==> config.mk <==
export PLATFORM = sky130hd
export DESIGN_NAME = fpm
export DESIGN_NICKNAME = fpm
export VERILOG_FILES = /design/flow/design.v
export SDC_FILE = /design/flow/constraint.sdc
export NUM_CORES = 4
export LEC_CHECK = 0
export CAP_MARGIN = 20
export CORE_MARGIN = 2
export CORE_UTILIZATION = 72
export CTS_CLUSTER_DIAMETER = 105
export SLEW_MARGIN = 20
==> constraint.sdc <==
create_clock -name core_clock -period 3.43 [get_ports {clk}]
set_input_delay 0.6860 -clock core_clock [delete_from_list [all_inputs] [get_ports {clk}]]
set_output_delay 0.6860 -clock core_clock [all_outputs]
set_load 0.01 [all_outputs]
==> design.v <==
module fullAdder (a,b,cin,sum,ca); 
input a,b,cin;
output sum,ca;
assign sum = a ^ b ^ cin; 
assign ca= (a&b) | (a&cin) |(cin&b) ; 
endmodule
module fourBitAdder(a,b,cin,sum,ca);
input[3:0] a,b;
input [3:0]cin;
output [3:0] sum;
output [3:0]ca;
fullAdder FA_0(a[0],b[0],cin[0],sum[0],ca[0]);
fullAdder FA_1(a[1],b[1],cin[1],sum[1],ca[1]);
fullAdder FA_2(a[2],b[2],cin[2],sum[2],ca[2]);
fullAdder FA_3(a[3],b[3],cin[3],sum[3],ca[3]);
endmodule
module sixtBitAdder(a,b,cin,sum,ca);
input[15:0] a,b;
input [15:0]cin;
output[15:0] sum;
output [15:0]ca;
fourBitAdder FA_0(a[3:0],b[3:0],cin[3:0],sum[3:0],ca[3:0]);
fourBitAdder FA_1(a[7:4],b[7:4],cin[7:4],sum[7:4],ca[7:4]);
fourBitAdder FA_2(a[11:8],b[11:8],cin[11:8],sum[11:8],ca[11:8]);
fourBitAdder FA_3(a[15:12],b[15:12],cin[15:12],sum[15:12],ca[15:12]);
endmodule
module thirtBitAdder(a,b,cin,sum,ca);
input[31:0] a,b;
input [31:0]cin;
output[31:0] sum;
output [31:0]ca;
sixtBitAdder FA_0(a[15:0],b[15:0],cin[15:0],sum[15:0],ca[15:0]);
sixtBitAdder FA_1(a[31:16],b[31:16],cin[31:16],sum[31:16],ca[31:16]);
endmodule
module sixtyBitAdder(a,b,cin,sum,ca);
input [64:0] a,b;
input [64:0]cin;
output[64:0] sum;
output [64:0]ca;
assign ca[0]=1'b0;
assign sum[64:48]=17'b0;               
assign ca[64:49]=16'b0;
thirtBitAdder FA_0(a[31:0],b[31:0],cin[31:0],sum[31:0],ca[32:1]);
sixtBitAdder FA_1(a[47:32],b[47:32],cin[47:32],sum[47:32],ca[48:33]);
endmodule
module three_fa(sum,ca,a);
input [8:0][64:0]a;
output [2:0][64:0]sum,ca;
sixtyBitAdder a_0(a[0],a[1],a[2],sum[0],ca[0]);
sixtyBitAdder a_1(a[3],a[4],a[5],sum[1],ca[1]);
sixtyBitAdder a_2(a[6],a[7],a[8],sum[2],ca[2]);
endmodule
module three_fam(sum,ca,s,c);
input [4:0][64:0]s;
input [3:0][64:0]c;
output  [2:0][64:0]sum,ca;
sixtyBitAdder a_0(s[0],s[1],c[0],sum[0],ca[0]);
sixtyBitAdder a_1(c[1],s[2],c[2],sum[1],ca[1]);
sixtyBitAdder a_2(s[3],s[4],c[3],sum[2],ca[2]);
endmodule
module ppg(c,a,b);
input[31:0] a,b;
output reg[31:0][64:0] c;
reg [64:0] pp;
integer i,j;
always@(*)
begin
for(i=0;i<32;i+=1)
begin
pp=65'h0000_0000_0000_0000;
for(j=0;j<32;j+=1)
begin
pp[j+i]= a[j] & b[i];
end
c[i]=pp;
end
end
endmodule
module dff_lvl_1 (input [31:0][64:0]d,input [32:1]a2,input [32:1]b2,input [9:1]exp_c,input sign_c,input rst,input clk,output reg [31:0][64:0] q,output reg [74:1] comb);  
    always@(posedge clk )  
       if (!rst)  
       begin
          q <= 0;
          comb <= 0;
       end
       else  
       begin
          q <= d;
          comb[32:1] <= a2;
          comb[64:33] <= b2;
          comb[73:65] <= exp_c;
          comb[74] <= sign_c;  
       end
endmodule  
module dff_lvl_2 (input [9:0][64:0]d1,input [9:0][64:0]d2,input [74:1] comb,input rst,input clk,output reg [9:0][64:0] q1,output reg [9:0][64:0] q2,output reg [74:1] comb1);  
    always@(posedge clk )  
       if (!rst)  
       begin
          q1 <= 0; 
          q2 <= 0;
          comb1<=0; 
       end
       else  
       begin
          q1 <= d1;  
          q2 <= d2;
          comb1<=comb;
       end
endmodule  
module dff_lvl_3 (input [6:0][64:0]d1,input [6:0][64:0]d2,input [74:1] comb,input rst,input clk,output reg [6:0][64:0] q1,output reg [6:0][64:0] q2,output reg [74:1] comb1);  
    always@(posedge clk )  
       if (!rst)  
       begin
          q1 <= 0; 
          q2 <= 0; 
          comb1<=0; 
       end
       else  
       begin
          q1 <= d1;  
          q2 <= d2;
          comb1<=comb;
       end
endmodule  
module dff_lvl_4 (input [4:0][64:0]d1,input [4:0][64:0]d2,input [74:1] comb,input rst,input clk,output reg [4:0][64:0] q1,output reg [4:0][64:0] q2,output reg [74:1] comb1);  
    always@(posedge clk )  
       if (!rst)  
       begin
          q1 <= 0; 
          q2 <= 0; 
          comb1<=0; 
       end
       else  
       begin
          q1 <= d1;  
          q2 <= d2;
          comb1<=comb;
       end
endmodule  
module dff_lvl_5 (input [2:0][64:0]d1,input [2:0][64:0]d2,input [74:1] comb,input rst,input clk,output reg [2:0][64:0] q1,output reg [2:0][64:0] q2,output reg [74:1] comb1);  
    always@(posedge clk )  
       if (!rst)  
       begin
          q1 <= 0; 
          q2 <= 0; 
          comb1<=0; 
       end
       else  
       begin
          q1 <= d1;  
          q2 <= d2;
          comb1<=comb;
       end
endmodule  
module dff_lvl_6 (input [1:0][64:0]d1,input [1:0][64:0]d2,input [74:1] comb,input rst,input clk,output reg [1:0][64:0] q1,output reg [1:0][64:0] q2,output reg [74:1] comb1);  
    always@(posedge clk )  
       if (!rst)  
       begin
          q1 <= 0; 
          q2 <= 0; 
          comb1<=0; 
       end
       else  
       begin
          q1 <= d1;  
          q2 <= d2;
          comb1<=comb;
       end
endmodule  
module dff_lvl_7 (input [64:0]d1,input [64:0]d2,input [74:1] comb,input rst,input clk,output reg [64:0] q1,output reg [64:0] q2,output reg [74:1] comb1);  
    always@(posedge clk )  
       if (!rst)  
       begin
          q1 <= 0; 
          q2 <= 0;
          comb1<=0;  
       end
       else  
       begin
          q1 <= d1;  
          q2 <= d2;
          comb1<=comb;
       end
endmodule  
module kpga(x,ai,bi);
input ai,bi;
output reg[7:0] x;
always @(ai or bi)
if(ai==bi)
begin
if(ai==0)
x="k";
else
x="g";
end
else
x="p";
endmodule
module kpgga(x,ai,bi);
input [7:0] ai,bi;
output [7:0][7:0]x;
kpga kpg_0(x[0],ai[0],bi[0]);
kpga kpg_1(x[1],ai[1],bi[1]);
kpga kpg_2(x[2],ai[2],bi[2]);
kpga kpg_3(x[3],ai[3],bi[3]);
kpga kpg_4(x[4],ai[4],bi[4]);
kpga kpg_5(x[5],ai[5],bi[5]);
kpga kpg_6(x[6],ai[6],bi[6]);
kpga kpg_7(x[7],ai[7],bi[7]);
endmodule
module lvl #(parameter K=0) (y,x);
input [47:0][7:0]x;
output reg [47:0][7:0] y ;
integer i;
always@(*)
begin 
for(i=0;i<48;i=i+1)
begin
y[i]=x[i];
end 
for(i=47;(i-2**K)>=0;i=i-1)
begin 
if(y[i]=="k") 
begin
y[i]="k";
end 
else if(y[i]=="p")  
begin
if(y[i-2**K]=="k")
y[i]="k";
else if(y[i-2**K]=="p")
y[i]="p";
else
y[i]="g";
end
else  
begin
y[i]="g";
end 
end 
end 
endmodule
module dff_lvl (input [47:0][7:0]d,input [74:1] comb,input rst,input clk,output reg [47:0][7:0] q,output reg[47:0] wire1,output reg[47:0] wire2,input [47:0]a,input [47:0]b,output reg [74:1] comb1);  
    always@(posedge clk )  
       if (!rst)  
       begin
          q <= 0;
          wire1<=0;
          wire2<=0;  
          comb1<=0;
       end
       else  
       begin
          q <= d;  
          wire1<=a;
          wire2<=b;
          comb1<=comb;
       end
endmodule  
module dff (input [47:0]a,input [47:0]b,input [74:1] comb,input rst,input clk,output reg [47:0] c,output reg [47:0] d,output reg [74:1] comb1);  
    always @ (posedge clk )  
    begin
       if (!rst)  
       begin
         c <= 0; 
         d <= 0; 
         comb1<=0;
       end
       else  
       begin
          c <= a;
          d <= b;
          comb1<=comb;  
       end
    end
endmodule  
module ppca(y,x,comb,rst,clk,a,b,c,d,combn);
input [47:0][7:0]x;
input [47:0] a,b;
input [74:1] comb;
wire [47:0][7:0]reg1,reg2,reg3,reg4,reg5,reg6;
wire[47:0] wire6,wire7,wire8,wire9,wire10,wire11,wire12,wire13,wire14,wire15,wire16,wire17;
output  [47:0][7:0] y ;
output [47:0] c,d;
output [74:1] combn;
wire  [47:0][7:0] wire1,wire2,wire3,wire4,wire5,wire18 ;
wire [74:1] comb1,comb2,comb3,comb4,comb5,comb6;
input rst,clk;
dff_lvl c1(x,comb,rst,clk,reg1,wire6,wire7,a,b,comb1);  
lvl #(0) m1(wire1,reg1);
dff_lvl c2(wire1,comb1,rst,clk,reg2,wire8,wire9,wire6,wire7,comb2);  
lvl #(1) m2(wire2,reg2);
dff_lvl c3(wire2,comb2,rst,clk,reg3,wire10,wire11,wire8,wire9,comb3);  
lvl #(2) m3(wire3,reg3);
dff_lvl c4(wire3,comb3,rst,clk,reg4,wire12,wire13,wire10,wire11,comb4);  
lvl #(3) m4(wire4,reg4);
dff_lvl c5(wire4,comb4,rst,clk,reg5,wire14,wire15,wire12,wire13,comb5);  
lvl #(4) m5(wire5,reg5);
dff_lvl c6(wire5,comb5,rst,clk,reg6,wire16,wire17,wire14,wire15,comb6);  
lvl #(5) m6(wire18,reg6);
dff_lvl c7(wire18,comb6,rst,clk,y,c,d,wire16,wire17,combn);  
endmodule
module addera(si,a,b,xin,comb,clk,rst,comb2);
input [47:0] a,b;
input[7:0] xin;
wire [48:0][7:0]x;
integer i;
input clk,rst;
input [74:1] comb;
wire [47:0] c,d,e,f;
wire [47:0][7:0] y ;
  output reg[47:0] si;
wire [74:1] comb1;
output [74:1] comb2;
dff m1(a,b,comb,rst,clk,c,d,comb1);   
kpgga kpg_0(x[8:1],c[7:0],d[7:0]);
kpgga kpg_1(x[16:9],c[15:8],d[15:8]);
kpgga kpg_2(x[24:17],c[23:16],d[23:16]);
kpgga kpg_3(x[32:25],c[31:24],d[31:24]);
kpgga kpg_4(x[40:33],c[39:32],d[39:32]);
kpgga kpg_5(x[48:41],c[47:40],d[47:40]);
assign x[0]=xin;
ppca ppc_0(y[47:0],x[47:0],comb1,rst,clk,c,d,e,f,comb2);
always@(*)
begin
for(i=0;i<48;i=i+1)
begin
if(y[i]=="k")
si[i]=(e[i]^f[i])^0;
else
si[i]=(e[i]^f[i])^1;
end
end
endmodule
module wallace(c,a,b,a2,b2,exp_c,sign_c,clk,rst,a3,b3,exp_c3,sign_c3);
input [32:0] a,b;
output[64:0] c;
input [32:1] a2,b2;
output [32:1] a3,b3;
input sign_c;
output sign_c3;
input [9:1]exp_c;
output [9:1]exp_c3;
wire [74:1] comb1,comb2,comb3,comb4,comb5,comb6,comb7,comb8,comb9,comb10;
wire [7:0]xin;
input clk,rst;
assign xin="k";
wire [31:0][64:0] pp;
wire [31:0][64:0] pp_c;
ppg ppg_0(pp_c,a[31:0],b[31:0]);
dff_lvl_1 m1(pp_c,a2,b2,exp_c,sign_c,rst,clk,pp,comb1);  
wire  [9:0][64:0] sum_c,ca_c,sum,ca;
three_fa a_0(sum_c[2:0],ca_c[2:0],pp[8:0]);
three_fa a_1(sum_c[5:3],ca_c[5:3],pp[17:9]);
three_fa a_2(sum_c[8:6],ca_c[8:6],pp[26:18]);
sixtyBitAdder a_3(pp[27],pp[28],pp[29],sum_c[9],ca_c[9]);
dff_lvl_2 m2(sum_c,ca_c,comb1,rst,clk,sum,ca,comb2);  
wire [6:0][64:0] sum2_c,ca2_c,sum2,ca2;
three_fam a_4(sum2_c[2:0],ca2_c[2:0],sum[4:0],ca[3:0]);
three_fam a_5(sum2_c[5:3],ca2_c[5:3],ca[8:4],sum[8:5]);
sixtyBitAdder a_6(sum[9],ca[9],pp[30],sum2_c[6],ca2_c[6]);
dff_lvl_3 m3(sum2_c,ca2_c,comb2,rst,clk,sum2,ca2,comb3);  
wire [4:0][64:0] sum3_c,ca3_c,sum3,ca3;
three_fam a_7(sum3_c[2:0],ca3_c[2:0],sum2[4:0],ca2[3:0]);
sixtyBitAdder a_8(sum2[5],ca2[4],ca2[5],sum3_c[3],ca3_c[3]);
sixtyBitAdder a_9(sum2[6],ca2[6],pp[31],sum3_c[4],ca3_c[4]);
dff_lvl_4 m4(sum3_c,ca3_c,comb3,rst,clk,sum3,ca3,comb4);  
wire [2:0][64:0] sum4_c,ca4_c,sum4,ca4;
three_fam a_10(sum4_c[2:0],ca4_c[2:0],sum3[4:0],ca3[3:0]);
dff_lvl_5 m5(sum4_c,ca4_c,comb4,rst,clk,sum4,ca4,comb5);  
wire [1:0][64:0] sum5_c,ca5_c,sum5,ca5;
sixtyBitAdder a_11(sum4[0],sum4[1],ca4[0],sum5_c[0],ca5_c[0]);
sixtyBitAdder a_12(sum4[2],ca4[1],ca4[2],sum5_c[1],ca5_c[1]);
dff_lvl_6 m6(sum5_c,ca5_c,comb5,rst,clk,sum5,ca5,comb6);  
wire [64:0] sum6_c,ca6_c,sum6,ca6;
sixtyBitAdder a_13(sum5[0],sum5[1],ca5[0],sum6_c,ca6_c);
dff_lvl_7 m7(sum6_c,ca6_c,comb6,rst,clk,sum6,ca6,comb7);  
wire [64:0] sum7_c,ca7_c,sum7,ca7;
reg [64:0] ca5_d;                   
always@(posedge clk)
    if (!rst)
        ca5_d <= 0;
    else
        ca5_d <= ca5[1];
sixtyBitAdder a_14(sum6,ca5_d,ca6,sum7_c,ca7_c);
dff_lvl_7 m8(sum7_c,ca7_c,comb7,rst,clk,sum7,ca7,comb8);  
wire [64:0] sum8_c,ca8_c,sum8,ca8;
sixtyBitAdder a_15(sum7,ca3[4],ca7,sum8_c,ca8_c);
dff_lvl_7 m9(sum8_c,ca8_c,comb8,rst,clk,sum8,ca8,comb9); 
addera a_16(c[47:0],sum8[47:0],ca8[47:0],xin,comb9,clk,rst,comb10);
assign a3=comb10[32:1];
assign b3=comb10[64:33];
assign exp_c3=comb10[73:65];
assign sign_c3=comb10[74];
assign c[64:48]=0;                   
endmodule
module getval(
    input [32:1] a,
    input [32:1] b,
    output reg [32:1] man_a,
    output reg [32:1] man_b,
    output reg [8:1] exp_a,
    output reg [8:1] exp_b,
    output reg sign_a,
    output reg sign_b
);
always@(*)begin
    man_a={32'b0};
    man_b={32'b0};
    man_a [23:1] = a[23:1];
    man_b [23:1] = b[23:1];
    exp_a =a[31:24];
    exp_b =b[31:24];
    sign_a =a[32];
    sign_b =b[32];
    man_a[24]=1'b1;  
    man_b[24]=1'b1;  
    end
endmodule
module mux21(input [9:1] exp_c,input [32:1] a,input [32:1] b,output [9:1] exp_cs);
wire [9:1]exp_c2,sel;
wire s;
assign exp_c2=9'b1111_1111_1;
wire [9:1]t1,t2,t3;
assign s=((exp_c>255) ||(a[31:24]==255) ||(b[31:24]==255) );
assign sel={8{s}};
assign t1=exp_c2 & sel;
assign t2=exp_c & (~sel);
assign t3=t1|t2;
assign exp_cs=t3;
endmodule
module mux22(input ch,input [9:1]exp_c,output [9:1] exp_cs);
assign exp_cs=exp_c+ch;
endmodule
module mux23(input [65:1] man_c,input [32:1] a,input [32:1] b,output [65:1] man_cs);
wire [65:1]t1,t2,t3,t4,t5,t6,sel,sel2,man_c2,man_c3;
wire s,s2;
assign s=(a[23:1]!=0 || b[23:1]!=0);
assign sel={65{s}};
assign man_c2=65'h0000_0010_0000_0000;
assign man_c3={65{1'b0}};
assign t1=sel &man_c2;
assign t2=man_c3 & (~sel);
assign t3=t1|t2;
assign s2=( ((a[31:24]==255 && a[23:1]!=0) || (b[31:24]==255 && b[23:1]!=0)) || ((a[31:24]==255 && a[23:1]==0) || (b[31:24]==255 && b[23:1]==0)) );
assign sel2={65{s2}};
assign t4=sel2 & t3;
assign t5=man_c &(~sel2);
assign t6=t4 | t5;
assign man_cs=t6;
endmodule
module mux24(input ch,input [65:1] man_cs,input [9:1]exp_cs,input [32:1] a,input [32:1] b,output [31:1] c);
wire [65:1]t1,t2,t3,sel,man_c2,man_c3;
reg [65:1] t7;
wire s;
assign s=(a[31:1]==0 || b[31:1]==0);
assign sel={65{s}};
assign man_c2=man_cs;
assign man_c3={65{1'b0}};
assign t1=man_c3 & sel;
assign t2=man_c2 & (~sel);
assign t3=t1|t2;
wire [9:1] t4,t5,t6,sel2,exp_c2,exp_c3;
assign sel2={9{s}};
assign exp_c2={9{1'b0}};
assign exp_c3=exp_cs;
assign t4= exp_c2 & sel2;
assign t5= exp_c3 & (~sel2);
assign t6=t4|t5;
always@(*)
if(ch==1'b1)
t7[47:25]=t3[47:25];
else
t7[47:25]=t3[46:24];
assign c[23:1]=t7[47:25];
assign c[31:24] =t6[8:1];
endmodule
module dff_lvl_p2 (input [31:0]a1,input [31:0]a2,input [32:0]d1,input [32:0]d2,input [7:0]d3,input [7:0]d4,input d5,input d6,input rst,input clk,output reg [31:0] b1,output reg [31:0] b2,output reg [32:0] q1,output reg [32:0] q2,output reg [7:0] q3,output reg [7:0] q4,output reg q5,output reg q6);  
     always@(posedge clk )  
       if (!rst)  
       begin
          q1 <= 0;
          q2 <= 0;
          q3 <= 0;
          q4 <= 0;
          q5 <= 0;
          q6 <= 0;
          b1 <= 0;
          b2 <= 0; 
       end
       else  
       begin
          q1 <= d1;
          q2 <= d2;
          q3 <= d3;
          q4 <= d4;
          q5 <= d5;
          q6 <= d6;
          b1 <= a1;
          b2 <= a2;  
       end
endmodule  
module dff_lvl_p1 (input [32:1]a,input [32:1]b,input rst,input clk,output reg [31:0] c,output reg [31:0] d);  
    always@(posedge clk )  
       if (!rst)  
       begin
          c <= 0; 
          d <= 0; 
       end
       else  
       begin
          c <= a;  
          d <= b;
       end
endmodule 
module dff_lvl_p3 (input a,input [8:1]b,input [32:1]c,input rst,input clk,output reg [31:0] q);  
    always@(posedge clk )  
       if (!rst)  
       begin
          q <= 0; 
       end
       else  
       begin
          q[31]<=a;
          q[30:23]<=b;
          q[22:0]<=c[23:1];
       end
endmodule  
module fpm(
    input [32:1] a,
    input [32:1] b,
    input clk,
    input rst,
    input in_valid,
    output  [32:1] c,
    output out_valid
    );
wire [33:1] w_MAN_a,w_MAN_a2;         
wire [33:1] w_MAN_b,w_MAN_b2;         
wire [8:1] exp_a,exp_b,exp_a2,exp_b2;        
wire [32:1] a1,b1,a2,b2,a3,b3;      
wire sign_a,sign_b,sign_a2,sign_b2;          
reg sign_c;
wire sign_c3;                                
reg [9:1] r_EXP_c;
wire [9:1] w_EXP_c3;                         
wire [9:1] w_EXP_cs;
wire [9:1] w_EXP_cs2;
wire [65:1] w_MAN_c;                         
wire [65:1] w_MAN_cs;
assign w_MAN_a[33]=1'b0;
assign w_MAN_b[33]=1'b0;
reg [19:1] r_VALID;
always@(posedge clk)
    if (!rst)
        r_VALID <= 0;
    else
        r_VALID <= {r_VALID[18:1],in_valid};
assign out_valid=r_VALID[19];
dff_lvl_p1 p1(a,b,rst,clk,a1,b1);
getval m0(a1,b1,w_MAN_a[32:1],w_MAN_b[32:1],exp_a,exp_b,sign_a,sign_b);           
dff_lvl_p2 p2(a1,b1,w_MAN_a,w_MAN_b,exp_a,exp_b,sign_a,sign_b,rst,clk,a2,b2,w_MAN_a2,w_MAN_b2,exp_a2,exp_b2,sign_a2,sign_b2);
always@(*)
begin
    sign_c=sign_a2^sign_b2;
    r_EXP_c=exp_a2+exp_b2-127;
end
wallace m1(w_MAN_c,w_MAN_a2,w_MAN_b2,a2,b2,r_EXP_c,sign_c,clk,rst ,a3,b3,w_EXP_c3,sign_c3 );                                              
    mux22 m2(w_MAN_c[48],w_EXP_c3,w_EXP_cs);             
    mux21 m3(w_EXP_cs,a3,b3,w_EXP_cs2);                  
    mux23 m4(w_MAN_c,a3,b3,w_MAN_cs);                    
    mux24 m5(w_MAN_c[48],w_MAN_cs,w_EXP_cs2,a3,b3,c[31:1]);    
assign c[32]=sign_c3;
endmodule
==> run.sh <==
#!/bin/bash
# the make line also repeats each setting of config.mk as NAME=value (left out here)
make -C /OpenROAD-flow-scripts/flow DESIGN_CONFIG=/design/flow/config.mk WORK_HOME=/design/flow/orfs CLKGATE_MAP_FILE= finish
==> impl_metrics.csv, run 1 <==
group,metric,value,unit
routing,first_pass_iters,6,
clock_tree,cts.sinks,4959,
grt,grt_pass1_wl,453.4,mm
final_timing,max_freq,0.2694,GHz
hold_path,hold_start,"rst",
power_and_ir_drop,p_int,0.08999,W
clock_tree,clk_latency,980,ps
die,die_w,468.0,um
routing,wl,284.3,mm
final_timing,final.min_clock_period,3712,ps
yosys,ys_warn_count,24,
grt,grt_usage,0.2592,
grt,antenna_found_initial,19,
yosys,syn_inst,13210,
yosys,synth_top_area_share,0.6405,
yosys,ys_seq_share,0.6405,
setup_path,path_delay_family,"simple AND/OR/NAND/NOR gates",
power_and_ir_drop,combPwrFrac,0.017,
setup_path,r2r_slack,680,ps
yosys,ys_cells,13210,
setup_path,ff2ff_path_depth,7,
power_and_ir_drop,finalPower,0.1123,W
clock_tree,cts_tree,"built",
hold_path,whs_path_depth,2,
yosys,synthArstFlopShare,0,
setup_path,worstPathCellList,"or4_4 > or4_4 > nand3_4 > buf_6 > buf_6 > o32ai_2 > buf_2",
final_timing,clock_skew,48.40,ps
finish,stdcell_count,16450,
finish,comb_area,53060,um^2
setup_path,cp_slowest_cell,"or4_4",
setup_path,required,2740,ps
power_and_ir_drop,ir_drop,704.1,uV
power_and_ir_drop,clkPwrFrac,0.461,
clock_tree,cts_hold_buffers,0,
setup_path,path_buffers,3,
power_and_ir_drop,p_seq,0.0586,W
placed_design,post-place-cells,15580,
yosys,syn_area,155000,um^2
die,ios,100,
yosys,topCellsByArea,"dfxtp_1, and2_1, fa_1",
yosys,synth-seq-cells,4959,
finish,n_fill_cell,12150,
grt,grt_max_degree,350,
routing,via_count,84930,
setup_path,critPathLaunch,"m1.a_16.ppc_0.c7.comb1[13]",
final_timing,setup_viol,31,
yosys,ys_sh_mux,0.00006458,
yosys,flop_cell,"dfxtp_1",
yosys,xor_share,0.005812,
routing,drt-vias-per-instance,5.164,
setup_path,critPathMaxFanout,6,
setup_path,arrival,3030,ps
clock_tree,cts.clk_slew.worst_paths,60,ps
placed_design,io_buffers,99,
routing,drt_iter0_drc,4861,
yosys,ys_chip_area,155000,um^2
routing,post-route-drc-count,0,
setup_path,max_stage_delay,570,ps
setup_path,worstSetupPathType,"reg -> out",
yosys,most_common_cell,"dfxtp_1",
finish,synthToLayoutAreaGrowth,12.55,%
yosys,synth.comb.largest_family,"simple AND/OR/NAND/NOR gates",
setup_path,crit_cells,7,
power_and_ir_drop,pg_clk,0.0518,W
finish,fin_nets,13990,
grt,grt_pass1_vias,86120,
outcome,check.faults,"setup timing",
die,die_h,468.0,um
power_and_ir_drop,powerDensity,643.6,nW/um^2
placed_design,post-dp-hpwl,177.6,mm
outcome,outcome,"complete, but fails checks",
yosys,synth_cell_types,61,
final_timing,worst_slack,-281.8,ps
final_timing,slew_headroom,0.2431,
setup_path,crit_path_start_kind,"flop",
final_timing,setup_tns,-6073,ps
power_and_ir_drop,seq_power_share,0.522,
setup_path,r2r_start,"m1.a_16.ppc_0.c1.q[374]",
power_and_ir_drop,p_leak,76.81,nW
routing,ant_nets,0,
clock_tree,htree_levels,5,
final_timing,whs,178.7,ps
clock_tree,cts_buffers,462,
yosys,largest_area_cell,"dfxtp_1",
power_and_ir_drop,power.group.top,"sequential cells",
finish,ff_latch_area,99300,um^2
final_timing,min_period_over_period,1.082,
yosys,aoi_share,0.01896,
power_and_ir_drop,pg_comb,0.00192,W
yosys,synthAdderAreaFrac,0.07958,
run,maxCapViolCount,0,
die,chip_area,219000,um^2
clock_tree,clk_path_buf_depth,4,
grt,gr-total-overflow,0,
yosys,syn_area_per_cell,11.74,um^2
yosys,top_cells_by_count,"dfxtp_1, and2_1, and3_1, clkbuf_1, nor2_1",
hold_path,whs_endpoint,"m1.m8.q1[9]",
routing,wl_per_cell,17.29,um
final_timing,hold_violations,0,
setup_path,crit_end,"c[13]",
yosys,simple_gate_share,0.2361,
die,fp_util,0.7236,
final_timing,slew_viol_final,0,
placed_design,routabilityCongestion,0.8622,
die,core_area,214200,um^2
setup_path,r2r-end,"m1.a_16.ppc_0.c6.q[354]",
hold_path,hold_class,"in -> reg",
setup_path,end_kind,"output pin",
final_timing,tightestPinTransition,1135,ps
run,tool_warnings,107,
power_and_ir_drop,p_sw_frac,0.1984,
placed_design,pre_cts_ws,4.291,ps
die,rows,170,
power_and_ir_drop,switching_power,0.02228,W
yosys,edf_count,0,
final_timing,rsz0062_at_grt,"true",
clock_tree,ctsRootBufferMaster,"clkbuf_16",
==> repair_timing <==
item / 4_1_cts / 5_1_grt
pin swaps: 11 / 10
cloned: 1 / 0
setup endpoints to repair: 31 / 31
resized: 167 / 28
setup buffers: 14 / 5
==> area by class of cell <==
class,instances,area share
Antenna cell,12,0.0001721
Tap cell,2838,0.02036
Timing Repair Buffer,240,0.01344
Clock inverter,175,0.01262
Clock buffer,659,0.07825
Sequential cell,4959,0.5693
Inverter,77,0.001700
Multi-Input combinational cell,7487,0.3042
==> metrics by stage <==
| step | utilization | cell area (um^2) |
|---|---|---|
| 2_1_floorplan | - | 155000 |
| 3_3_place_gp | 0.7387 | 158200 |
| 3_5_place_dp | 0.7388 | 158200 |
| 4_1_cts | 0.8136 | 174300 |
| 5_1_grt | 0.8143 | 174400 |
| 6_report | 0.8144 | 174400 |
==> routing by layer <==
| metal | share of wire | track usage | up-vias |
|---|---|---|---|
| met3 | 0.045 | 0.03827 | 460 |
| met5 | 0 | 0 | - |
| met1 | 0.46 | 0.3536 | 40820 |
| li1 | - | - | 42010 |
| met2 | 0.47 | 0.4305 | 1638 |
| met4 | 0.024 | 0.07849 | 0 |
==> run 2, diff against run 1 <==
- ABC_AREA: unset -> 1
- CTS_CLUSTER_DIAMETER: 105 -> 400
- CTS_CLUSTER_SIZE: unset -> 11
- clock period: 3.43 -> 2.36 ns (I/O delays scaled with it)
==> impl_metrics.csv, run 2 <==
group,metric,value,unit
outcome,outcome,"complete, but fails checks",
outcome,check.faults,"setup timing",
power_and_ir_drop,switching_power,0.03249,W
yosys,simple_gate_share,0.1707,
final_timing,final.min_clock_period,3485,ps
hold_path,whs_endpoint,"p1.d[13]",
die,rows,172,
die,ios,100,
yosys,aoi_share,0.01222,
setup_path,crit_path_start_kind,"flop",
clock_tree,ctsRootBufferMaster,"clkbuf_16",
finish,fin_nets,18660,
die,fp_util,0.7252,
yosys,synthArstFlopShare,0,
setup_path,path_delay_family,"simple AND/OR/NAND/NOR gates",
die,die_h,474.7,um
clock_tree,cts_buffers,532,
grt,grt_pass1_vias,98970,
clock_tree,htree_levels,6,
yosys,ys_sh_mux,0,
die,die_w,474.7,um
yosys,topCellsByArea,"dfxtp_1, inv_1, nand2_1",
yosys,syn_inst,17330,
placed_design,routabilityCongestion,0.8325,
power_and_ir_drop,p_int,0.1265,W
power_and_ir_drop,seq_power_share,0.535,
yosys,xor_share,0.004440,
grt,antenna_found_initial,16,
routing,drt-vias-per-instance,4.750,
yosys,largest_area_cell,"dfxtp_1",
yosys,synth_cell_types,48,
yosys,top_cells_by_count,"dfxtp_1, inv_1, nand2_1, nor2_1, fa_1",
clock_tree,cts.sinks,4959,
final_timing,worst_slack,-1125,ps
setup_path,r2r_start,"m1.a_16.ppc_0.c1.q[374]",
yosys,ys_cells,17330,
hold_path,hold_class,"in -> reg",
final_timing,hold_violations,0,
yosys,most_common_cell,"dfxtp_1",
setup_path,critPathLaunch,"m1.a_16.ppc_0.c1.q[374]",
clock_tree,cts_tree,"built",
power_and_ir_drop,powerDensity,877.5,nW/um^2
yosys,syn_area_per_cell,9.204,um^2
setup_path,crit_cells,15,
setup_path,path_buffers,4,
finish,n_fill_cell,13350,
power_and_ir_drop,p_leak,103.1,nW
yosys,synth.comb.largest_family,"simple AND/OR/NAND/NOR gates",
clock_tree,clk_path_buf_depth,4,
final_timing,setup_viol,31,
finish,utilization,0.8239,
routing,first_pass_iters,6,
setup_path,critPathMaxFanout,5,
yosys,edf_count,0,
run,maxCapViolCount,0,
setup_path,required,1890,ps
yosys,ys_warn_count,24,
die,core_area,219900,um^2
setup_path,end_kind,"output pin",
yosys,ys_seq_share,0.6224,
yosys,syn_area,159500,um^2
routing,drt_iter0_drc,6896,
yosys,synthAdderAreaFrac,0.07733,
power_and_ir_drop,clkPwrFrac,0.443,
final_timing,max_freq,0.2870,GHz
grt,grt_pass1_wl,503.5,mm
final_timing,tightestPinTransition,745.5,ps
setup_path,worstPathCellList,"inv_8 > nor2_4 > nand2_4 > xor2_4 > ha_4 > ha_4 > nand2_4 > nor3b_4 > buf_4 > nand4_1 > nand3_4 > buf_6 > nor2_1 > nor2_2 > buf_2",
run,tool_warnings,45,
grt,grt_max_degree,140,
setup_path,ff2ff_path_depth,10,
grt,gr-total-overflow,0,
routing,wl,316.9,mm
routing,post-route-drc-count,0,
placed_design,io_buffers,99,
yosys,synth-seq-cells,4959,
grt,grt_usage,0.2808,
final_timing,rsz0062_at_grt,"true",
setup_path,arrival,3010,ps
final_timing,slew_headroom,0.5030,
clock_tree,cts.clk_slew.worst_paths,60,ps
power_and_ir_drop,ir_drop,738.7,uV
setup_path,cp_slowest_cell,"dfxtp_4",
power_and_ir_drop,power.group.top,"sequential cells",
hold_path,whs_path_depth,3,
yosys,flop_cell,"dfxtp_1",
setup_path,worstSetupPathType,"reg -> out",
setup_path,crit_end,"c[29]",
routing,ant_nets,0,
yosys,ys_chip_area,159500,um^2
hold_path,hold_start,"b[14]",
final_timing,setup_tns,-24170,ps
final_timing,min_period_over_period,1.477,
routing,wl_per_cell,15.16,um
power_and_ir_drop,p_sw_frac,0.2043,
yosys,synth_top_area_share,0.6224,
die,chip_area,225300,um^2
power_and_ir_drop,combPwrFrac,0.023,
power_and_ir_drop,pg_comb,0.00359,W
setup_path,max_stage_delay,380,ps
power_and_ir_drop,pg_clk,0.0704,W
routing,via_count,99310,
final_timing,clock_skew,66.22,ps
finish,synthToLayoutAreaGrowth,13.61,%
power_and_ir_drop,p_seq,0.0850,W
placed_design,post-dp-hpwl,198.7,mm
setup_path,r2r_slack,40,ps
final_timing,slew_viol_final,0,
clock_tree,clk_latency,950,ps
setup_path,r2r-end,"m1.a_16.ppc_0.c4.q[35]",
==> run 2: area by class of cell <==
cell class	count	area, um^2	area share
clock inverters	32	460.4	0.002541
multi-input cells	7714	42710	0.2357
diodes	10	25.02	0.0001381
well taps	2958	3701	0.02042
clock buffers	545	13610	0.07508
inverters	4050	15220	0.08399
flip-flops and latches	4959	99280	0.5479
repair buffers	640	6207	0.03425
==> run 2: through the flow <==
step	power (W)	hold WS [ps]	instance area, um^2	setup WS (ps)	std cells
after floorplan	0.08897	390.5	159600	-305.3	17340
after global placement	0.09011	391.2	165800	-601.6	20260
after detailed placement	0.09019	394.7	165800	-637.4	20260
after CTS	0.1600	1.375	180300	-1171	20870
after global routing	0.1639	49.41	181200	-1295	20910
final	0.1590	62.53	181200	-1125	20910
==> run 2: per-layer routing <==
layer | wire, um | global-route usage | part of all wire | vias up
met3 | 15890 | 0.04391 | 0.050 | 716
li1 | - | - | - | 50670
met1 | 138400 | 0.3677 | 0.44 | 45710
met4 | 12540 | 0.1175 | 0.040 | 6
met5 | 30 | 0 | 0.000095 | -
met2 | 150000 | 0.4663 | 0.47 | 2209
==> run 2: repair_timing <==
| item | 4_1_cts | 5_1_grt |
|---|---|---|
| hold buffers | 10 | 0 |
| pin swaps | 21 | 35 |
| cloned | 4 | 12 |
| endpoints found under the setup margin | 238 | 41 |
| resized | 175 | 108 |
| hold endpoints to repair | 16 | 0 |
| buffers inserted | 31 | 20 |
==> run 3, diff against run 2 <==
- ABC_AREA: 1 -> unset
- CORE_UTILIZATION: 72 -> 35
- CTS_CLUSTER_DIAMETER: 400 -> unset
- CTS_CLUSTER_SIZE: 11 -> unset
- clock period: 2.36 -> 5.0 ns (I/O delays scaled with it)
==> impl_metrics.csv, run 3 <==
group,metric,value,unit
outcome,outcome,"no timing/DRC/antenna violations",
clock_tree,cts.clk_slew.worst_paths,60,ps
power_and_ir_drop,p_seq,0.0402,W
yosys,xor_share,0.005812,
run,maxCapViolCount,0,
finish,final_area,177700,um^2
yosys,flop_cell,"dfxtp_1",
yosys,ys_chip_area,155000,um^2
yosys,aoi_share,0.01896,
yosys,synth_cell_types,61,
setup_path,arrival,3790,ps
power_and_ir_drop,combPwrFrac,0.016,
clock_tree,cts_hold_buffers,0,
routing,ant_nets,0,
yosys,ys_cells,13210,
final_timing,slew_headroom,0.2433,
final_timing,max_freq,0.2087,GHz
yosys,edf_count,0,
setup_path,crit_path_start_kind,"flop",
power_and_ir_drop,clkPwrFrac,0.463,
clock_tree,cts_buffers,469,
routing,drt_iter0_drc,4745,
setup_path,required,4000,ps
clock_tree,cts_tree,"built",
yosys,simple_gate_share,0.2361,
yosys,synth-seq-cells,4959,
die,core_area,441100,um^2
final_timing,final.min_clock_period,4791,ps
power_and_ir_drop,p_sw_frac,0.2037,
grt,grt_max_degree,308,
routing,wl_per_cell,14.24,um
yosys,syn_area_per_cell,11.74,um^2
clock_tree,ctsRootBufferMaster,"clkbuf_16",
grt,grt_pass1_vias,78750,
setup_path,crit_end,"c[13]",
yosys,top_cells_by_count,"dfxtp_1, and2_1, and3_1, clkbuf_1, nor2_1",
hold_path,whs_endpoint,"m1.a_16.m1.d[9]",
routing,via_count,81960,
die,fp_util,0.3513,
hold_path,hold_start,"m1.m9.q2[9]",
power_and_ir_drop,seq_power_share,0.521,
routing,post-route-drc-count,0,
final_timing,min_period_over_period,0.9581,
yosys,synthAdderAreaFrac,0.07958,
placed_design,io_buffers,99,
final_timing,setup_viol,0,
setup_path,path_delay_family,"simple AND/OR/NAND/NOR gates",
power_and_ir_drop,p_leak,76.34,nW
yosys,synthArstFlopShare,0,
setup_path,end_kind,"output pin",
yosys,synth.comb.largest_family,"simple AND/OR/NAND/NOR gates",
yosys,topCellsByArea,"dfxtp_1, and2_1, fa_1",
final_timing,setup_tns,0,ps
setup_path,crit_cells,6,
yosys,ys_sh_mux,0.00006458,
setup_path,critPathLaunch,"m1.a_16.ppc_0.c7.comb1[46]",
yosys,ys_seq_share,0.6405,
yosys,syn_area,155000,um^2
grt,antenna_found_initial,31,
power_and_ir_drop,pg_comb,0.00124,W
final_timing,whs,383.4,ps
power_and_ir_drop,powerDensity,434.1,nW/um^2
hold_path,hold_class,"reg -> reg",
routing,first_pass_iters,5,
setup_path,r2r_slack,1970,ps
clock_tree,clk_path_buf_depth,4,
clock_tree,cts.sinks,4959,
run,tool_warnings,92,
yosys,syn_inst,13210,
setup_path,max_stage_delay,760,ps
setup_path,path_buffers,1,
final_timing,hold_violations,0,
yosys,ys_warn_count,24,
power_and_ir_drop,pg_clk,0.0357,W
setup_path,r2r_start,"m1.a_16.ppc_0.c1.q[374]",
placed_design,place_area,161700,um^2
finish,synthToLayoutAreaGrowth,14.67,%
setup_path,cp_slowest_cell,"or4_1",
hold_path,whs_path_depth,1,
yosys,largest_area_cell,"dfxtp_1",
setup_path,critPathMaxFanout,23,
die,rows,244,
setup_path,worstSetupPathType,"reg -> out",
setup_path,r2r-end,"m1.a_16.ppc_0.c3.q[170]",
routing,drt-vias-per-instance,4.204,
die,die_h,669.5,um
routing,wl,277.6,mm
final_timing,clock_skew,47.67,ps
die,ios,100,
placed_design,routabilityCongestion,0.7661,
power_and_ir_drop,p_int,0.06143,W
final_timing,rsz0062_at_grt,"false",
die,chip_area,448200,um^2
power_and_ir_drop,ir_drop,288.4,uV
clock_tree,htree_levels,5,
placed_design,post-dp-hpwl,172.3,mm
grt,grt_usage,0.1211,
power_and_ir_drop,switching_power,0.01572,W
finish,fin_nets,13940,
setup_path,worstPathCellList,"nor4_1 > nand4_1 > or4_1 > nand3_4 > o32ai_1 > clkdlybuf4s50_1",
die,die_w,669.5,um
grt,gr-total-overflow,0,
power_and_ir_drop,finalPower,0.07715,W
clock_tree,clk_latency,970,ps
power_and_ir_drop,power.group.top,"sequential cells",
final_timing,slew_viol_final,0,
setup_path,ff2ff_path_depth,6,
yosys,most_common_cell,"dfxtp_1",
yosys,synth_top_area_share,0.6405,
grt,grt_pass1_wl,440.0,mm
final_timing,tightestPinTransition,1135,ps
==> run 3: through the flow <==
step                setup WS (ps)  instances    util
floorplan                    1450      13210       -
global placement            326.5      18610  0.3665
detailed placement          298.4      18610  0.3665
CTS                         7.646      19470  0.4027
global route                1.076      19480  0.4028
finish                      209.4      19490  0.4029
==> run 3: repair_timing <==
item | in CTS | in global routing
pin swaps | 2 | 1
setup endpoints to repair | 31 | 10
setup buffers | 4 | 1
cloned | 1 | 0
resized | 7 | 2
==> run 3: final cells by class <==
cell class / count / area [um^2]
repair buffers: 184 / 1909
fillers: 41650 / 263400
clock buffers: 711 / 13980
inverters: 77 / 300.3
well taps: 5904 / 7387
flip-flops and latches: 4959 / 99310
clock inverters: 151 / 1889
diodes: 20 / 50.05
multi-input cells: 7488 / 52910
==> run 3: routing by layer <==
metal | wire length (um) | GRT usage | share of wire
met2 | 115600 | 0.1803 | 0.42
met5 | 0 | 0 | 0
met1 | 143300 | 0.1796 | 0.52
met3 | 11100 | 0.01834 | 0.040
met4 | 7651 | 0.03790 | 0.028
==> run 4, diff against run 3 <==
- ABC_AREA: unset -> 1
- CORE_UTILIZATION: 35 -> 72
- CTS_CLUSTER_DIAMETER: unset -> 400
- SETUP_SLACK_MARGIN: unset -> 0.55
- clock period: 5.0 -> 2.36 ns (I/O delays scaled with it)
==> impl_metrics.csv, run 4 <==
group,metric,value,unit
routing,drt_iter0_drc,6576,
grt,grt_usage,0.2772,
grt,grt_max_degree,208,
setup_path,cp_slowest_cell,"clkdlybuf4s50_1",
clock_tree,ctsRootBufferMaster,"clkbuf_16",
yosys,synth_cell_types,48,
yosys,simple_gate_share,0.1707,
die,rows,172,
setup_path,r2r_start,"m1.a_16.ppc_0.c1.q[374]",
finish,fin_nets,18520,
clock_tree,htree_levels,5,
yosys,flop_cell,"dfxtp_1",
setup_path,crit_cells,8,
final_timing,clock_skew,56.57,ps
yosys,topCellsByArea,"dfxtp_1, inv_1, nand2_1",
yosys,most_common_cell,"dfxtp_1",
power_and_ir_drop,power.group.top,"sequential cells",
hold_path,hold_start,"a[2]",
hold_path,hold_class,"in -> reg",
yosys,synth_top_area_share,0.6224,
final_timing,min_period_over_period,1.483,
final_timing,max_freq,0.2857,GHz
final_timing,slew_headroom,0.4373,
placed_design,post-dp-hpwl,199.0,mm
hold_path,whs_path_depth,3,
setup_path,max_stage_delay,540,ps
yosys,xor_share,0.004440,
setup_path,path_common_cell,"nor2_1",
grt,gr-total-overflow,0,
power_and_ir_drop,p_seq,0.0850,W
yosys,synthArstFlopShare,0,
yosys,top_cells_by_count,"dfxtp_1, inv_1, nand2_1, nor2_1, fa_1",
yosys,synth.comb.largest_family,"simple AND/OR/NAND/NOR gates",
final_timing,final.min_clock_period,3500,ps
setup_path,worstPathCellList,"buf_6 > nand2_1 > nor2_1 > xnor2_1 > nor2_1 > nand3_1 > nand2_2 > clkdlybuf4s50_1",
final_timing,slew_viol_final,0,
setup_path,path_buffers,2,
grt,grt_pass1_vias,96730,
die,ios,100,
die,die_h,474.7,um
placed_design,post-place-cells,20160,
final_timing,setup_tns,-28020,ps
routing,drt-vias-per-instance,4.698,
routing,wl_per_cell,15.04,um
setup_path,critPathMaxFanout,18,
yosys,ys_warn_count,24,
final_timing,setup_viol,31,
finish,utilization,0.8306,
power_and_ir_drop,p_sw_frac,0.2015,
setup_path,critPathLaunch,"m1.a_16.ppc_0.c1.q[374]",
die,core_area,219900,um^2
routing,wl,317.2,mm
setup_path,end_kind,"output pin",
hold_path,whs_endpoint,"p1.c[1]",
final_timing,worst_slack,-1140,ps
setup_path,crit_path_start_kind,"flop",
setup_path,crit_end,"c[12]",
power_and_ir_drop,powerDensity,886.4,nW/um^2
yosys,synth-seq-cells,4959,
routing,post-route-drc-count,0,
power_and_ir_drop,p_leak,103.4,nW
power_and_ir_drop,seq_power_share,0.525,
routing,first_pass_iters,6,
final_timing,rsz0062_at_grt,"true",
grt,antenna_found_initial,8,
final_timing,hold_violations,0,
yosys,ys_seq_share,0.6224,
yosys,ys_sh_mux,0,
power_and_ir_drop,clkPwrFrac,0.452,
finish,stdcell_count,21080,
power_and_ir_drop,pg_clk,0.0732,W
yosys,largest_area_cell,"dfxtp_1",
run,maxCapViolCount,0,
outcome,check.faults,"setup timing",
routing,via_count,99040,
placed_design,pre_cts_ws,-561.8,ps
clock_tree,cts_buffers,459,
die,chip_area,225300,um^2
yosys,syn_area,159500,um^2
yosys,aoi_share,0.01222,
outcome,outcome,"complete, but fails checks",
placed_design,io_buffers,99,
clock_tree,cts.clk_slew.worst_paths,60,ps
setup_path,arrival,3030,ps
yosys,synthAdderAreaFrac,0.07733,
clock_tree,cts_tree,"built",
die,die_w,474.7,um
power_and_ir_drop,pg_comb,0.00376,W
setup_path,required,1890,ps
power_and_ir_drop,switching_power,0.03264,W
yosys,syn_area_per_cell,9.204,um^2
setup_path,r2r_slack,150,ps
clock_tree,cts.sinks,4959,
yosys,ys_chip_area,159500,um^2
setup_path,worstSetupPathType,"reg -> out",
setup_path,ff2ff_path_depth,9,
setup_path,path_delay_family,"buffers and inverters",
routing,ant_nets,0,
final_timing,whs,61.05,ps
finish,synthToLayoutAreaGrowth,14.53,%
setup_path,r2r-end,"m1.a_16.ppc_0.c5.q[346]",
placed_design,routabilityCongestion,0.8450,
yosys,edf_count,0,
clock_tree,clk_latency,970,ps
power_and_ir_drop,ir_drop,851.0,uV
yosys,syn_inst,17330,
final_timing,tightestPinTransition,844.1,ps
power_and_ir_drop,combPwrFrac,0.023,
power_and_ir_drop,p_int,0.1293,W
die,fp_util,0.7252,
run,tool_warnings,47,
clock_tree,clk_path_buf_depth,4,
grt,grt_pass1_wl,497.1,mm
yosys,ys_cells,17330,
==> run 4: per-layer routing <==
metal / up-vias / track usage / routed length (um)
li1: 50710 / - / -
met5: - / 0 / 0
met4: 0 / 0.1032 / 12450
met2: 2183 / 0.4620 / 149800
met3: 727 / 0.03504 / 15240
met1: 45420 / 0.3724 / 139600
==> run 4: timing repair <==
| item | in CTS | in global routing |
|---|---|---|
| pin swaps | 19 | 71 |
| endpoints found under the hold margin | 41 | 0 |
| gates resized | 105 | 283 |
| setup endpoints to repair | 800 | 797 |
| hold buffers | 35 | 0 |
| buffers inserted | 11 | 27 |
| cloned | 6 | 16 |
==> run 4: layout make-up <==
class                      instances  area [um^2]
multi-input combinational       7714        43280
antenna                            7        17.52
sequential                      4959        99280
tap                             2958         3701
timing repair buffer             578         5959
inverter                        4050        15220
clock inverter                   115         1479
clock buffer                     700        13730
fill                           13140        37260
==> run 4: through the flow <==
step | instance area [um^2] | total power (W)
finish | 182700 | 0.1619
global placement | 165200 | 0.09015
global route | 182700 | 0.1667
detailed placement | 165200 | 0.09023
floorplan | 159600 | 0.08897
CTS | 181100 | 0.1626
==> run 5, diff against run 4 <==
- ABC_AREA: 1 -> unset
- CORE_UTILIZATION: 72 -> 35
- CTS_CLUSTER_DIAMETER: 400 -> unset
- SETUP_SLACK_MARGIN: 0.55 -> unset
- clock period: 2.36 -> 5.76 ns (I/O delays scaled with it)
==> impl_metrics.csv, run 5 <==
group,metric,value,unit
placed_design,post-place-cells,18600,
final_timing,final.min_clock_period,5360,ps
power_and_ir_drop,pg_clk,0.0308,W
run,maxCapViolCount,0,
yosys,synthArstFlopShare,0,
placed_design,io_buffers,99,
yosys,syn_area,155000,um^2
grt,grt_max_degree,328,
hold_path,hold_start,"m1.m9.comb1[18]",
yosys,ys_warn_count,24,
yosys,flop_cell,"dfxtp_1",
yosys,ys_cells,13210,
finish,stdcell_count,19490,
die,core_area,441100,um^2
clock_tree,htree_levels,5,
finish,fin_nets,13920,
final_timing,slew_headroom,0.1897,
setup_path,r2r_start,"m1.a_16.ppc_0.c1.q[374]",
clock_tree,post_cts_buffers,0,
clock_tree,clk_path_buf_depth,4,
power_and_ir_drop,ir_drop,281.2,uV
grt,grt_usage,0.1219,
clock_tree,cts_tree,"built",
yosys,simple_gate_share,0.2361,
power_and_ir_drop,p_int,0.05306,W
power_and_ir_drop,clkPwrFrac,0.462,
yosys,topCellsByArea,"dfxtp_1, and2_1, fa_1",
setup_path,required,4610,ps
setup_path,worstSetupPathType,"reg -> out",
final_timing,tightestPinTransition,1215,ps
hold_path,hold_class,"reg -> reg",
setup_path,path_buffers,1,
setup_path,cp_slowest_cell,"or4_1",
routing,ant_nets,0,
clock_tree,cts_buffers,466,
power_and_ir_drop,p_sw_frac,0.2058,
final_timing,hold_violations,0,
routing,wl,279.6,mm
placed_design,routabilityCongestion,0.7724,
setup_path,crit_end,"c[13]",
yosys,xor_share,0.005812,
clock_tree,cts_resized,0,
power_and_ir_drop,p_leak,76.29,nW
setup_path,crit_path_start_kind,"flop",
power_and_ir_drop,pg_comb,0.00109,W
setup_path,worstPathCellList,"nor4_1 > nand4_1 > or4_1 > nand3_2 > o32ai_1 > clkdlybuf4s50_1",
final_timing,max_freq,0.1866,GHz
routing,via_count,82110,
setup_path,crit_cells,6,
final_timing,rsz0062_at_grt,"false",
grt,top_usage_layer,"met2",
yosys,aoi_share,0.01896,
grt,grt_pass1_wl,444.1,mm
final_timing,setup_tns,0,ps
die,fp_util,0.3513,
setup_path,arrival,4210,ps
power_and_ir_drop,power.group.top,"sequential cells",
die,die_h,669.5,um
finish,ff_latch_area,99310,um^2
die,die_w,669.5,um
setup_path,end_kind,"output pin",
run,tool_warnings,137,
yosys,synth-seq-cells,4959,
routing,drt_iter0_drc,4680,
power_and_ir_drop,combPwrFrac,0.016,
yosys,ys_chip_area,155000,um^2
setup_path,critPathLaunch,"m1.a_16.ppc_0.c7.comb1[2]",
finish,n_fill_cell,41530,
setup_path,critPathMaxFanout,23,
power_and_ir_drop,powerDensity,376.3,nW/um^2
grt,groute.layer.met2.usage,0.1853,
yosys,top_cells_by_count,"dfxtp_1, and2_1, and3_1, clkbuf_1, nor2_1",
yosys,syn_inst,13210,
setup_path,ff2ff_path_depth,8,
yosys,ys_sh_mux,0.00006458,
die,chip_area,448200,um^2
setup_path,r2r-end,"m1.a_16.ppc_0.c3.q[202]",
final_timing,clock_skew,73.04,ps
outcome,outcome,"no timing/DRC/antenna violations",
grt,use_met1,0.1787,
hold_path,whs_endpoint,"m1.a_16.m1.comb1[18]",
final_timing,min_period_over_period,0.9306,
routing,first_pass_iters,5,
clock_tree,ctsRootBufferMaster,"clkbuf_16",
yosys,synth_cell_types,61,
yosys,synth.comb.largest_family,"simple AND/OR/NAND/NOR gates",
grt,antenna_found_initial,36,
yosys,synth_top_area_share,0.6405,
yosys,edf_count,0,
power_and_ir_drop,seq_power_share,0.522,
power_and_ir_drop,p_seq,0.0349,W
final_timing,whs,362.6,ps
setup_path,max_stage_delay,850,ps
clock_tree,cts.clk_slew.worst_paths,60,ps
setup_path,path_delay_family,"simple AND/OR/NAND/NOR gates",
finish,synthToLayoutAreaGrowth,14.56,%
routing,post-route-drc-count,0,
routing,drt-vias-per-instance,4.214,
placed_design,post-dp-hpwl,174.1,mm
hold_path,whs_path_depth,1,
grt,gr-usage-met3,0.01793,
clock_tree,clk_latency,980,ps
grt,grt_pass1_vias,79940,
yosys,synthAdderAreaFrac,0.07958,
yosys,syn_area_per_cell,11.74,um^2
yosys,ys_seq_share,0.6405,
clock_tree,cts_hold_buffers,0,
setup_path,r2r_slack,2330,ps
die,ios,100,
power_and_ir_drop,switching_power,0.01375,W
yosys,largest_area_cell,"dfxtp_1",
grt,gr-total-overflow,0,
yosys,most_common_cell,"dfxtp_1",
routing,wl_per_cell,14.35,um
die,rows,244,
final_timing,slew_viol_final,0,
final_timing,setup_viol,0,
finish,comb_area,52830,um^2
clock_tree,cts.sinks,4959,
-- run 5: stage by stage --
stage	total power, W	utilization	area [um^2]	setup WS, ps
5_1_grt	0.06924	0.4024	177500	183.1
3_5_place_dp	0.03676	0.3663	161600	1367
2_1_floorplan	0.03630	-	155000	2058
6_report	0.06682	0.4025	177600	399.6
4_1_cts	0.06768	0.4024	177500	248.9
3_3_place_gp	0.03674	0.3663	161600	1397
-- run 5: layout make-up --
cell class	count	share of cell area
repair buffers	172	0.01011
clock inverters	156	0.01026
multi-input cells	7487	0.2975
flip-flops and latches	4959	0.5593
clock buffers	709	0.07921
well taps	5904	0.04160
diodes	21	0.0002960
inverters	77	0.001670
-- run 5: metal layers --
layer  vias to the layer above  share of wire
met5                         -              0
met4                         0          0.025
met3                       489          0.038
met2                      1072           0.42
met1                     38650           0.52
li1                      41900              -
==> run 6, diff against run 5 <==
- ABC_AREA: unset -> 0
- CAP_MARGIN: 20 -> 5
- CELL_PAD_IN_SITES_DETAIL_PLACEMENT: unset -> 1
- CORE_ASPECT_RATIO: unset -> 1.92
- CORE_MARGIN: 2 -> 8
- CORE_UTILIZATION: 35 -> 16
- CTS_CLUSTER_SIZE: unset -> 93
- GPL_ROUTABILITY_DRIVEN: unset -> 1
- GPL_TIMING_DRIVEN: unset -> 1
- HOLD_SLACK_MARGIN: unset -> 0.08
- PLACE_DENSITY_LB_ADDON: unset -> 0.2
- SETUP_SLACK_MARGIN: unset -> -0.24
- SLEW_MARGIN: 20 -> 0
- TNS_END_PERCENT: unset -> 55
- clock period: 5.76 -> 6.36 ns (I/O delays scaled with it)
==> impl_metrics.csv, run 6 <==
group,metric,value,unit
outcome,outcome,"no timing/DRC/antenna violations",
setup_path,r2r_slack,2960,ps
power_and_ir_drop,pg_clk,0.0295,W
power_and_ir_drop,p_leak,76.65,nW
yosys,syn_area,155000,um^2
setup_path,end_kind,"output pin",
grt,gr-total-overflow,0,
setup_path,crit_cells,11,
final_timing,max_freq,0.1792,GHz
power_and_ir_drop,seq_power_share,0.507,
yosys,synth.comb.largest_family,"simple AND/OR/NAND/NOR gates",
finish,fin_nets,13970,
clock_tree,htree_levels,5,
final_timing,setup_viol,0,
finish,stdcell_count,26430,
final_timing,final.min_clock_period,5581,ps
clock_tree,cts.sinks,4959,
yosys,syn_area_per_cell,11.74,um^2
routing,drt_iter0_drc,2957,
hold_path,whs_path_depth,1,
clock_tree,cts_buffers,486,
yosys,xor_share,0.005812,
yosys,synth_top_area_share,0.6405,
die,core_area,967200,um^2
yosys,simple_gate_share,0.2361,
power_and_ir_drop,clkPwrFrac,0.474,
power_and_ir_drop,powerDensity,333.1,nW/um^2
hold_path,hold_start,"m1.m6.comb1[2]",
yosys,ys_sh_mux,0.00006458,
setup_path,path_delay_family,"buffers and inverters",
routing,via_count,85580,
yosys,synth-seq-cells,4959,
die,die_w,726.3,um
final_timing,slew_headroom,0.1981,
clock_tree,cts_hold_buffers,0,
grt,grt_pass1_vias,92850,
finish,comb_area,52880,um^2
clock_tree,clk_latency,1050,ps
run,tool_warnings,103,
yosys,synthAdderAreaFrac,0.07958,
hold_path,hold_class,"reg -> reg",
power_and_ir_drop,p_sw_frac,0.2142,
setup_path,crit_path_start_kind,"flop",
grt,grt_usage,0.07535,
grt,grt_pass1_wl,581.0,mm
yosys,ys_chip_area,155000,um^2
yosys,synthArstFlopShare,0,
placed_design,post-dp-hpwl,249.1,mm
die,die_h,1.380,mm
run,maxCapViolCount,0,
setup_path,arrival,4310,ps
power_and_ir_drop,power.group.top,"sequential cells",
yosys,edf_count,0,
setup_path,ff2ff_path_depth,6,
setup_path,r2r_start,"m1.a_16.ppc_0.c1.q[374]",
final_timing,slew_viol_final,0,
clock_tree,clk_path_buf_depth,5,
routing,ant_nets,0,
setup_path,crit_end,"c[26]",
routing,wl_per_cell,14.57,um
grt,antenna_found_initial,55,
setup_path,worstPathCellList,"nand3b_1 > xnor2_2 > buf_4 > inv_1 > buf_4 > ha_1 > ha_1 > nand3_1 > xor2_1 > a31oi_1 > clkdlybuf4s50_1",
die,rows,501,
yosys,syn_inst,13210,
yosys,ys_seq_share,0.6405,
placed_design,place_area,170500,um^2
yosys,synth_cell_types,61,
setup_path,worstSetupPathType,"reg -> out",
power_and_ir_drop,pg_comb,0.00115,W
final_timing,min_period_over_period,0.8774,
finish,final_area,186900,um^2
final_timing,hold_violations,0,
clock_tree,post_cts_buffers,0,
placed_design,post-place-cells,25550,
setup_path,max_stage_delay,550,ps
routing,first_pass_iters,4,
yosys,flop_cell,"dfxtp_1",
grt,grt_max_degree,301,
routing,post-route-drc-count,0,
yosys,largest_area_cell,"dfxtp_1",
clock_tree,cts_resized,0,
yosys,aoi_share,0.01896,
final_timing,rsz0062_at_grt,"false",
power_and_ir_drop,finalPower,0.06225,W
finish,synthToLayoutAreaGrowth,20.57,%
setup_path,required,5090,ps
power_and_ir_drop,p_int,0.04891,W
clock_tree,cts_tree,"built",
power_and_ir_drop,ir_drop,205.8,uV
setup_path,critPathLaunch,"m1.a_16.ppc_0.c1.q[374]",
final_timing,setup_tns,0,ps
routing,wl,385.0,mm
setup_path,critPathMaxFanout,24,
yosys,topCellsByArea,"dfxtp_1, and2_1, fa_1",
setup_path,cp_slowest_cell,"clkdlybuf4s50_1",
yosys,ys_warn_count,24,
placed_design,routabilityCongestion,0.7129,
finish,ff_latch_area,99340,um^2
finish,n_fill_cell,108500,
clock_tree,ctsRootBufferMaster,"clkbuf_16",
die,chip_area,1002000,um^2
clock_tree,cts.clk_slew.worst_paths,60,ps
setup_path,r2r-end,"m1.a_16.ppc_0.c3.q[74]",
yosys,most_common_cell,"dfxtp_1",
die,fp_util,0.1602,
placed_design,io_buffers,99,
die,ios,100,
power_and_ir_drop,switching_power,0.01334,W
power_and_ir_drop,combPwrFrac,0.018,
setup_path,path_buffers,4,
power_and_ir_drop,p_seq,0.0316,W
final_timing,clock_skew,80.53,ps
hold_path,whs_endpoint,"m1.m7.comb1[2]",
yosys,ys_cells,13210,
yosys,top_cells_by_count,"dfxtp_1, and2_1, and3_1, clkbuf_1, nor2_1",
final_timing,tightestPinTransition,1203,ps
routing,drt-vias-per-instance,3.239,
-- run 6: per-layer routing --
metal  wire length, um  vias to the layer above  GRT usage
met5               111                        -          0
met4             12010                       18    0.02572
met3             11700                      606    0.01141
met2            213900                      892     0.1511
met1            147400                    42160    0.07840
li1                  -                    41910          -
-- run 6: area by class of cell --
cell class / count / area share
sequential: 4959 / 0.5316
multi-input combinational: 7487 / 0.2830
tap: 12830 / 0.08588
clock buffer: 709 / 0.07732
timing repair buffer: 196 / 0.01043
clock inverter: 146 / 0.009856
inverter: 77 / 0.001587
antenna: 25 / 0.0003348
-- run 6: per-stage QoR --
step                      setup slack (ps)  hold WS, ps  utilization
after floorplan                       2538        393.5            -
after global placement                1664        400.8       0.1763
after detailed placement              1809        410.7       0.1763
after CTS                            616.3        383.3       0.1931
after global routing                 476.9        398.5       0.1931
final                                779.5        389.0       0.1932
==> run 7, diff against run 6 <==
- ABC_AREA: 0 -> 1
- CAP_MARGIN: 5 -> 0
- CELL_PAD_IN_SITES_DETAIL_PLACEMENT: 1 -> unset
- CORE_ASPECT_RATIO: 1.92 -> unset
- CORE_MARGIN: 8 -> 2
- CORE_UTILIZATION: 16 -> 72
- CTS_CLUSTER_DIAMETER: unset -> 400
- CTS_CLUSTER_SIZE: 93 -> 11
- GPL_ROUTABILITY_DRIVEN: 1 -> unset
- GPL_TIMING_DRIVEN: 1 -> unset
- HOLD_SLACK_MARGIN: 0.08 -> -0.1
- PLACE_DENSITY_LB_ADDON: 0.2 -> 0.01
- SETUP_SLACK_MARGIN: -0.24 -> unset
- SLEW_MARGIN: 0 -> 40
- TNS_END_PERCENT: 55 -> unset
- clock period: 6.36 -> 2.22 ns (I/O delays scaled with it)
==> impl_metrics.csv, run 7 <==
group,metric,value,unit
outcome,outcome,"complete, but fails checks",
outcome,check.faults,"setup timing",
clock_tree,htree_levels,6,
die,chip_area,225300,um^2
hold_path,whs_path_depth,3,
clock_tree,cts.clk_slew.worst_paths,60,ps
clock_tree,ctsRootBufferMaster,"clkbuf_16",
routing,post-route-drc-count,0,
final_timing,setup_viol,50,
yosys,synthAdderAreaFrac,0.07733,
finish,fin_nets,18730,
routing,via_count,100500,
yosys,aoi_share,0.01222,
hold_path,hold_start,"a[8]",
yosys,synth_cell_types,48,
power_and_ir_drop,seq_power_share,0.534,
finish,comb_area,43710,um^2
placed_design,post-place-cells,20330,
setup_path,worstSetupPathType,"reg -> out",
power_and_ir_drop,pg_clk,0.0748,W
power_and_ir_drop,combPwrFrac,0.024,
setup_path,path_buffers,3,
yosys,syn_inst,17330,
grt,gr-total-overflow,0,
yosys,ys_chip_area,159500,um^2
power_and_ir_drop,p_int,0.1348,W
placed_design,io_buffers,99,
die,ios,100,
hold_path,hold_class,"in -> reg",
run,tool_warnings,45,
yosys,syn_area_per_cell,9.204,um^2
final_timing,worst_slack,-1273,ps
power_and_ir_drop,p_sw_frac,0.2037,
routing,ant_nets,0,
clock_tree,clk_latency,940,ps
placed_design,place_area,166400,um^2
yosys,top_cells_by_count,"dfxtp_1, inv_1, nand2_1, nor2_1, fa_1",
yosys,synth-seq-cells,4959,
run,maxCapViolCount,0,
die,core_area,219900,um^2
power_and_ir_drop,p_leak,103.4,nW
setup_path,crit_path_start_kind,"flop",
hold_path,whs_endpoint,"p1.c[7]",
yosys,xor_share,0.004440,
grt,antenna_found_initial,14,
setup_path,crit_cells,14,
grt,grt_pass1_vias,100200,
yosys,synthArstFlopShare,0,
routing,first_pass_iters,7,
placed_design,routabilityCongestion,0.8727,
setup_path,r2r_slack,-90,ps
power_and_ir_drop,switching_power,0.03450,W
final_timing,min_period_over_period,1.573,
final_timing,whs,42.58,ps
routing,wl,324.9,mm
yosys,synth_top_area_share,0.6224,
yosys,flop_cell,"dfxtp_1",
final_timing,slew_viol_final,0,
finish,stdcell_count,20970,
finish,n_fill_cell,12940,
setup_path,critPathLaunch,"m1.a_16.ppc_0.c1.q[374]",
yosys,ys_seq_share,0.6224,
yosys,topCellsByArea,"dfxtp_1, inv_1, nand2_1",
finish,synthToLayoutAreaGrowth,14.60,%
routing,drt-vias-per-instance,4.791,
placed_design,post-dp-hpwl,205.7,mm
power_and_ir_drop,p_seq,0.0905,W
setup_path,arrival,3050,ps
final_timing,hold_violations,0,
yosys,ys_cells,17330,
setup_path,path_delay_family,"simple AND/OR/NAND/NOR gates",
setup_path,max_stage_delay,380,ps
final_timing,slew_headroom,0.5197,
die,die_w,474.7,um
clock_tree,cts_buffers,532,
yosys,ys_sh_mux,0,
final_timing,rsz0062_at_grt,"true",
finish,ff_latch_area,99280,um^2
setup_path,r2r-end,"m1.a_16.ppc_0.c5.q[330]",
yosys,ys_warn_count,24,
final_timing,max_freq,0.2863,GHz
setup_path,required,1780,ps
power_and_ir_drop,clkPwrFrac,0.442,
finish,final_area,182800,um^2
routing,wl_per_cell,15.49,um
setup_path,end_kind,"output pin",
power_and_ir_drop,pg_comb,0.00407,W
power_and_ir_drop,finalPower,0.1693,W
power_and_ir_drop,ir_drop,1015,uV
power_and_ir_drop,powerDensity,926.4,nW/um^2
grt,grt_usage,0.2875,
setup_path,cp_slowest_cell,"dfxtp_4",
final_timing,tightestPinTransition,714.9,ps
yosys,simple_gate_share,0.1707,
setup_path,r2r_start,"m1.a_16.ppc_0.c1.q[374]",
setup_path,ff2ff_path_depth,12,
yosys,largest_area_cell,"dfxtp_1",
setup_path,worstPathCellList,"inv_8 > nor2_4 > nand2_4 > xor2_4 > ha_4 > ha_4 > nand2_4 > nor3b_4 > nand4_1 > nand3_4 > buf_6 > nor2_2 > nor2_2 > buf_2",
placed_design,pre_cts_ws,-688.6,ps
clock_tree,cts_tree,"built",
setup_path,critPathMaxFanout,4,
die,rows,172,
die,die_h,474.7,um
routing,drt_iter0_drc,6745,
setup_path,crit_end,"c[30]",
final_timing,clock_skew,49.46,ps
clock_tree,clk_path_buf_depth,4,
clock_tree,cts.sinks,4959,
final_timing,final.min_clock_period,3493,ps
grt,grt_max_degree,125,
power_and_ir_drop,power.group.top,"sequential cells",
yosys,edf_count,0,
grt,grt_pass1_wl,514.3,mm
yosys,syn_area,159500,um^2
yosys,most_common_cell,"dfxtp_1",
yosys,synth.comb.largest_family,"simple AND/OR/NAND/NOR gates",
die,fp_util,0.7252,
run 7: what timing repair did:
action                                  CTS  global route
pin swaps                                16            74
hold buffers                              1             0
endpoints found under the setup margin  176           385
resized                                 160           395
setup buffers                            20            30
endpoints found under the hold margin     5             0
cloned                                    7             9
run 7: metal layers:
layer,up-vias,GRT usage,share of wire
met3,791,0.04087,0.051
met2,2501,0.4833,0.48
li1,50820,-,-
met5,-,0,0.000065
met4,4,0.1236,0.043
met1,46340,0.3730,0.43
run 7: final cells by class:
class | count | share of cell area
Timing Repair inverter | 1 | 0.00006160
Antenna cell | 7 | 0.00009583
Clock inverter | 24 | 0.001622
Sequential cell | 4959 | 0.5431
Tap cell | 2958 | 0.02025
Clock buffer | 550 | 0.07512
Multi-Input combinational cell | 7714 | 0.2391
Timing Repair Buffer | 708 | 0.03720
Inverter | 4050 | 0.08340
run 7: through the flow:
stage / setup TNS, ps / utilization
2_1_floorplan: -3267 / -
3_3_place_gp: -113330 / 0.7566
3_5_place_dp: -14370 / 0.7567
4_1_cts: -33960 / 0.8237
5_1_grt: -36160 / 0.8311
6_report: -30020 / 0.8311
Power figures rest on the tool's default switching activity, not on a simulated workload.
